==> flow/design.v <==
module complex_adder_subtractor #(
    parameter WIDTH=32
) (
    input [WIDTH-1:0] a,
    input [WIDTH-1:0] b,
    input addNotSub,
    output reg [WIDTH-1:0] result
);
    always @(*) begin
        if (addNotSub) begin
            result[WIDTH-1:WIDTH/2] = a[WIDTH-1:WIDTH/2] + b[WIDTH-1:WIDTH/2];
            result[WIDTH/2-1:0] = a[WIDTH/2-1:0] + b[WIDTH/2-1:0];
        end else begin
            result[WIDTH-1:WIDTH/2] = a[WIDTH-1:WIDTH/2] - b[WIDTH-1:WIDTH/2];
            result[WIDTH/2-1:0] = a[WIDTH/2-1:0] - b[WIDTH/2-1:0];
        end
    end
endmodule
module complex_multiplier #(
    parameter WIDTH=32
) (
    input [WIDTH-1:0] a,
    input [WIDTH-1:0] b,
    output [2*WIDTH-1:0] result
);
    wire signed [WIDTH-1:0] a_real = { {(WIDTH/2+1){a[WIDTH/2-1]}}, a[WIDTH/2-1:0] };
    wire signed [WIDTH-1:0] b_real = { {(WIDTH/2+1){b[WIDTH/2-1]}}, b[WIDTH/2-1:0] };
    wire signed [WIDTH-1:0] a_img = { {(WIDTH/2+1){a[WIDTH-1]}}, a[WIDTH-1:WIDTH/2] };
    wire signed [WIDTH-1:0] b_img = { {(WIDTH/2+1){b[WIDTH-1]}}, b[WIDTH-1:WIDTH/2] };
    wire signed [WIDTH-1:0] result_real = a_real * b_real - a_img * b_img;
    wire signed [WIDTH-1:0] result_img = a_real * b_img + a_img * b_real;
    assign result[WIDTH-1:0] = result_real;
    assign result[2*WIDTH-1:WIDTH] = result_img;
endmodule
module complex_mean_square (
    input wire i_clk,
    input wire i_arst,
    input wire i_en,
    input wire [2:0] i_log2_samples,
    input wire        i_valid,
    input wire [31:0] i_y,
    input wire [31:0] i_y_hat,
    output reg        o_valid,
    output reg [63:0] o_data
);
    wire [31:0] y_diff_w;
    wire [63:0] sq_diff_complex_w;
    wire        sq_diff_valid_w;
    wire [63:0] sum_res_w;
    wire [8:0]  num_samples_w = 1 << i_log2_samples;
    reg [8:0]  sample_rx_cnt_r;
    reg [8:0]  sample_proc_cnt_r;
    reg [1:0]  state_r, next_state_r;
    localparam S_IDLE      = 2'b00;
    localparam S_INIT      = 2'b01;
    localparam S_COMPUTING = 2'b10;
    localparam S_FINALIZE  = 2'b11;
    complex_adder_subtractor #(.WIDTH(32)) y_difference_module (
        .a(i_y),
        .b(i_y_hat),
        .addNotSub(1'b0),
        .result(y_diff_w)
    );
    complex_multiplier cpow_calculator (
        .a(y_diff_w),
        .b(y_diff_w),
        .result(sq_diff_complex_w)
    );
    assign sq_diff_valid_w = i_valid;
    complex_adder_subtractor #(.WIDTH(64)) square_sum (
        .a(o_data),  
        .b(sq_diff_complex_w),
        .addNotSub(1'b1),
        .result(sum_res_w)
    );
    always @(posedge i_clk or posedge i_arst) begin
        if (i_arst)
            state_r <= S_IDLE;
        else
            state_r <= next_state_r;
    end
    always @(*) begin
        next_state_r = state_r;
        case (state_r)
            S_IDLE:      if (i_en) next_state_r = S_INIT;
            S_INIT:      next_state_r = S_COMPUTING;
            S_COMPUTING: if (sample_rx_cnt_r == num_samples_w && sample_proc_cnt_r == num_samples_w)
                             next_state_r = S_FINALIZE;
            S_FINALIZE:  next_state_r = S_IDLE;
            default:     next_state_r = S_IDLE;
        endcase
    end
    always @(posedge i_clk or posedge i_arst) begin
        if (i_arst) begin
            o_valid           <= 1'b0;
            o_data            <= 64'b0;
            sample_rx_cnt_r   <= 9'b0;
            sample_proc_cnt_r <= 9'b0;
        end else begin
            o_valid <= 1'b0;  
            case (state_r)
                S_INIT: begin
                    o_data            <= 64'b0;
                    sample_rx_cnt_r   <= 9'b0;
                    sample_proc_cnt_r <= 9'b0;
                end
                S_COMPUTING: begin
                    sample_rx_cnt_r <= sample_rx_cnt_r;
                    sample_proc_cnt_r <= sample_proc_cnt_r;
                    if (i_valid && sample_rx_cnt_r < num_samples_w) begin
                        sample_rx_cnt_r <= sample_rx_cnt_r + 1;
                    end
                    if (sq_diff_valid_w && !(sample_proc_cnt_r == num_samples_w)) begin
                        sample_proc_cnt_r <= sample_proc_cnt_r + 1;
                        o_data <= sum_res_w;
                    end
                end
                S_FINALIZE: begin
					o_valid        <= 1'b1;  
					o_data[31:0]   <= $signed(o_data[31:0]) >>> i_log2_samples;
					o_data[63:32]  <= $signed(o_data[63:32]) >>> i_log2_samples;
                end
            endcase
        end
    end
endmodule
Settings: LEC_CHECK=0, ABC_AREA=1, CAP_MARGIN=20, CORE_MARGIN=2, CORE_UTILIZATION=72, CTS_CLUSTER_SIZE=30, PLACE_DENSITY=0.65, SLEW_MARGIN=20; clock period 7.29 ns.
run.sh (not shown) runs the stock make flow with config.mk's settings and CLKGATE_MAP_FILE=.
The starting point ended with an error in 5_1_grt on GRT-0116.
Next try:
--- a/flow/config.mk
+++ b/flow/config.mk
@@ -6,9 +6,6 @@
 export NUM_CORES = 4
 export LEC_CHECK = 0
-export ABC_AREA = 1
 export CAP_MARGIN = 20
 export CORE_MARGIN = 2
-export CORE_UTILIZATION = 72
-export CTS_CLUSTER_SIZE = 30
-export PLACE_DENSITY = 0.65
+export CORE_UTILIZATION = 24
 export SLEW_MARGIN = 20
==> flow/constraint.sdc (replaced) <==
create_clock -name core_clock -period 13.1 [get_ports {i_clk}]
set_input_delay 2.6200 -clock core_clock [delete_from_list [all_inputs] [get_ports {i_clk}]]
set_output_delay 2.6200 -clock core_clock [all_outputs]
set_load 0.01 [all_outputs]
Result: The changed run finished clean. Area after synthesis falls by about 3%. Die size went up to 2.9 times its value. Synthesized cell count falls by 16%.
Next try:
--- a/flow/config.mk
+++ b/flow/config.mk
@@ -8,4 +8,5 @@
 export CAP_MARGIN = 20
 export CORE_MARGIN = 2
-export CORE_UTILIZATION = 24
+export CORE_UTILIZATION = 59
+export SETUP_SLACK_MARGIN = 2.65
 export SLEW_MARGIN = 20
==> flow/constraint.sdc (replaced) <==
create_clock -name core_clock -period 9.9 [get_ports {i_clk}]
set_input_delay 1.9800 -clock core_clock [delete_from_list [all_inputs] [get_ports {i_clk}]]
set_output_delay 1.9800 -clock core_clock [all_outputs]
set_load 0.01 [all_outputs]
Now the flow finished but failed the layout checks on setup timing.
Design area rose by 14%.
Via count rose by 9.0%.
Wire length fell by 5.6%.
First-iteration DRC count fell by 6.5%.
Setup slack is worse by 1700 ps.
Worst hold slack is better by 14 ps.
Utilization rose by 49 points.
Synthesized cell count does not change.
Next try:
--- a/flow/config.mk
+++ b/flow/config.mk
@@ -8,5 +8,4 @@
 export CAP_MARGIN = 20
 export CORE_MARGIN = 2
-export CORE_UTILIZATION = 59
-export SETUP_SLACK_MARGIN = 2.65
+export CORE_UTILIZATION = 40
 export SLEW_MARGIN = 20
==> flow/constraint.sdc (replaced) <==
create_clock -name core_clock -period 13.5 [get_ports {i_clk}]
set_input_delay 2.7000 -clock core_clock [delete_from_list [all_inputs] [get_ports {i_clk}]]
set_output_delay 2.7000 -clock core_clock [all_outputs]
set_load 0.01 [all_outputs]
After rerunning: The new run passed the timing, design-rule and antenna checks. Final cell count came out lower by 4.7%. Setup slack is better by 1700 ps. Via count falls by 8.6%. Non-clock buffer count falls by 615.
Next try:
--- a/flow/config.mk
+++ b/flow/config.mk
@@ -7,5 +7,11 @@
 export LEC_CHECK = 0
 export CAP_MARGIN = 20
+export CELL_PAD_IN_SITES_DETAIL_PLACEMENT = 1
+export CELL_PAD_IN_SITES_GLOBAL_PLACEMENT = 1
 export CORE_MARGIN = 2
 export CORE_UTILIZATION = 40
+export GPL_TIMING_DRIVEN = 0
+export HOLD_SLACK_MARGIN = -0.05
+export MAX_ROUTING_LAYER = met4
 export SLEW_MARGIN = 20
+export TNS_END_PERCENT = 5
Outcome: Final cell count rose slightly; setup slack loses 320 ps; clock-buffer cell count came out higher by 1; cell area goes up slightly; via count grows by a few percent.
Next try:
--- a/flow/config.mk
+++ b/flow/config.mk
@@ -8,10 +8,7 @@
 export CAP_MARGIN = 20
 export CELL_PAD_IN_SITES_DETAIL_PLACEMENT = 1
-export CELL_PAD_IN_SITES_GLOBAL_PLACEMENT = 1
 export CORE_MARGIN = 2
 export CORE_UTILIZATION = 40
 export GPL_TIMING_DRIVEN = 0
 export HOLD_SLACK_MARGIN = -0.05
-export MAX_ROUTING_LAYER = met4
 export SLEW_MARGIN = 20
-export TNS_END_PERCENT = 5
What happened: Area after synthesis does not change; setup slack improves by 19 ps; register-to-register slack degrades by 70 ps; wire length went down by 0.77%; cell area went up by 0.39%.
